==> 09-19 <==
Design ws2812_top, start of the top module:
module ws2812_top(input clk, input reset, input spi_valid, input spi_data, output led);
Settings: LEC_CHECK=0, CAP_MARGIN=40, CELL_PAD_IN_SITES_DETAIL_PLACEMENT=1, CORE_MARGIN=2, CORE_UTILIZATION=40, CTS_CLUSTER_SIZE=94, GPL_ROUTABILITY_DRIVEN=0, MAX_ROUTING_LAYER=met4, PLACE_DENSITY_LB_ADDON=0.15, SLEW_MARGIN=0; clock period 48.9 ns.
run.sh (not shown) runs the stock make flow with config.mk's settings and CLKGATE_MAP_FILE=.
==> 04-07 (differences from 09-19) <==
==> flow/config.mk (replaced) <==
export PLATFORM = sky130hd
export DESIGN_NAME = ws2812_top
export DESIGN_NICKNAME = ws2812_top
export VERILOG_FILES = /design/flow/design.v
export SDC_FILE = /design/flow/constraint.sdc
export NUM_CORES = 4
export LEC_CHECK = 0
export CAP_MARGIN = 20
export CORE_MARGIN = 2
export CORE_UTILIZATION = 72
export CTS_CLUSTER_DIAMETER = 213
export PLACE_DENSITY = 0.6
export SETUP_SLACK_MARGIN = 2.2
export SLEW_MARGIN = 20
==> flow/constraint.sdc (replaced) <==
create_clock -name core_clock -period 7.51 [get_ports {clk}]
set_input_delay 1.5020 -clock core_clock [delete_from_list [all_inputs] [get_ports {clk}]]
set_output_delay 1.5020 -clock core_clock [all_outputs]
set_load 0.01 [all_outputs]
==> 02-12 (differences from 09-19) <==
==> flow/config.mk (replaced) <==
export PLATFORM = sky130hd
export DESIGN_NAME = ws2812_top
export DESIGN_NICKNAME = ws2812_top
export VERILOG_FILES = /design/flow/design.v
export SDC_FILE = /design/flow/constraint.sdc
export NUM_CORES = 4
export LEC_CHECK = 0
export ABC_AREA = 1
export CAP_MARGIN = 25
export CELL_PAD_IN_SITES_DETAIL_PLACEMENT = 0
export CORE_MARGIN = 2
export CORE_UTILIZATION = 45
export CTS_CLUSTER_DIAMETER = 290
export GPL_TIMING_DRIVEN = 1
export PLACE_DENSITY = 0.6
export SLEW_MARGIN = 0
==> flow/constraint.sdc (replaced) <==
create_clock -name core_clock -period 9.57 [get_ports {clk}]
set_input_delay 1.9140 -clock core_clock [delete_from_list [all_inputs] [get_ports {clk}]]
set_output_delay 1.9140 -clock core_clock [all_outputs]
set_load 0.01 [all_outputs]
==> run summary <==
status - no timing/DRC/antenna violations
Logic pwr share - 3.5%
TritonCTS buffer count - 171
final worst slack - 4600 ps
top cells, area - edfxtp_1 (61%), nor2_1 (11%), nand2_1 (7.4%), nand3_1 (4.7%), o21ai_0 (3.1%)
total net switching power - 0.00318 W
Die ar. - 170000 um2
Post-synth top cells - nor2_1 (2298), edfxtp_1 (1536), nand2_1 (1481)
Placed Cells - 9664
clock skew - 27.2 ps
XOR Share, Synth - 0.290%
CP delay by family, top - buffers and inverters
That was 02-12.
==> run summary <==
fillers - 17800
Die ar. - 182000 um2
Placed Cells - 7268
final worst slack - 34920 ps
Yosys Instances - 5181
status - no timing/DRC/antenna violations
MI comb area - 21100 um2
total net switching power - 0.000604 W
TritonCTS buffer count - 177
CP delay by family, top - buffers and inverters
Logic pwr share - 1.5%
top cells, area - edfxtp_1 (65%), mux4_2 (11%), nor2_1 (8.8%), dfxtp_1 (2.9%), mux2i_1 (2.1%)
That was 09-19.
==> run summary <==
Placed Cells - 6139
clock skew - 28.3 ps
top cells, area - edfxtp_1 (65%), mux4_2 (11%), nor2_1 (8.8%), dfxtp_1 (2.9%), mux2i_1 (2.1%)
total net switching power - 0.00362 W
CP delay by family, top - AND-OR/OR-AND gates
Die ar. - 102000 um2
largest net degree at the start of global routing - 295
XOR Share, Synth - 0.674%
Area leader share - 64.6%
status - no timing/DRC/antenna violations
# clock sinks - 1638
TritonCTS buffer count - 163
Post-synth top cells - nor2_1 (1679), edfxtp_1 (1536), clkbuf_1 (355)
final worst slack - 2660 ps
That was 04-07.

* * *

==> inputs of job 1678 <==
ws2812_top again, from the RTL that the note above started with.
make LEC_CHECK=0 CAP_MARGIN=40 CELL_PAD_IN_SITES_DETAIL_PLACEMENT=1 CORE_MARGIN=2 CORE_UTILIZATION=40 CTS_CLUSTER_DIAMETER=324 CTS_CLUSTER_SIZE=26 GPL_ROUTABILITY_DRIVEN=0 MAX_ROUTING_LAYER=met4 PLACE_DENSITY_LB_ADDON=0.15 SETUP_SLACK_MARGIN=5.0 SLEW_MARGIN=0 TNS_END_PERCENT=80 finish   # period 48.9 ns
==> job 4951 (differences from job 1678) <==
==> flow/config.mk (replaced) <==
export PLATFORM = sky130hd
export DESIGN_NAME = ws2812_top
export DESIGN_NICKNAME = ws2812_top
export VERILOG_FILES = /design/flow/design.v
export SDC_FILE = /design/flow/constraint.sdc
export NUM_CORES = 4
export LEC_CHECK = 0
export ABC_AREA = 1
export CAP_MARGIN = 25
export CELL_PAD_IN_SITES_DETAIL_PLACEMENT = 0
export CELL_PAD_IN_SITES_GLOBAL_PLACEMENT = 2
export CORE_MARGIN = 2
export CORE_UTILIZATION = 45
export CTS_CLUSTER_DIAMETER = 290
export GPL_TIMING_DRIVEN = 1
export MAX_ROUTING_LAYER = met4
export PLACE_DENSITY = 0.6
export SLEW_MARGIN = 0
==> flow/constraint.sdc (replaced) <==
create_clock -name core_clock -period 9.57 [get_ports {clk}]
set_input_delay 1.9140 -clock core_clock [delete_from_list [all_inputs] [get_ports {clk}]]
set_output_delay 1.9140 -clock core_clock [all_outputs]
set_load 0.01 [all_outputs]
==> job 3717 (differences from job 1678) <==
==> flow/config.mk (replaced) <==
export PLATFORM = sky130hd
export DESIGN_NAME = ws2812_top
export DESIGN_NICKNAME = ws2812_top
export VERILOG_FILES = /design/flow/design.v
export SDC_FILE = /design/flow/constraint.sdc
export NUM_CORES = 4
export LEC_CHECK = 0
export CAP_MARGIN = 20
export CORE_MARGIN = 2
export CORE_UTILIZATION = 72
export PLACE_DENSITY = 0.6
export SETUP_SLACK_MARGIN = 2.24
export SLEW_MARGIN = 20
==> flow/constraint.sdc (replaced) <==
create_clock -name core_clock -period 7.51 [get_ports {clk}]
set_input_delay 1.5020 -clock core_clock [delete_from_list [all_inputs] [get_ports {clk}]]
set_output_delay 1.5020 -clock core_clock [all_outputs]
set_load 0.01 [all_outputs]
==> results <==
| quantity | job 4951 | job 1678 | job 3717 |
|---|---|---|---|
| Run status | complete, no violations | complete, no violations | complete, no violations |
| Met1 Routed Length | 103 mm | 84.1 mm | 67.3 mm |
| Placed insts | 9666 | 7268 | 6139 |
| Post-CTS clock slew at the launch and capture registers of the worst setup and hold paths | 0.06 ns | 0.10 ns | 0.06 ns |
| Switching share of total power | 22.2% | 20.7% | 20.1% |
| Crit path max fanout | 11 | 193 | 9 |
| Number of non-clock inverters | 325 | 37 | 37 |
| R2r setup slk | 5.22 ns | 43.92 ns | 2.80 ns |
| Placement Setup Slack | 3.69 ns | 34.15 ns | 1.59 ns |
| Number of diodes added for antenna fixing | 3 | 1 | 0 |
| Placed cell area | 76600 um2 | 74400 um2 | 72300 um2 |
| Min Hold Slack | 0.450 ns | 0.461 ns | 0.457 ns |
| Non-Filler Instances | 10000 | 7385 | 6442 |
| Switching power | 3.33 mW | 0.476 mW | 3.62 mW |
| Fillcell total | 15800 | 18000 | 5706 |
Power figures rest on the tool's default switching activity, not on a simulated workload.
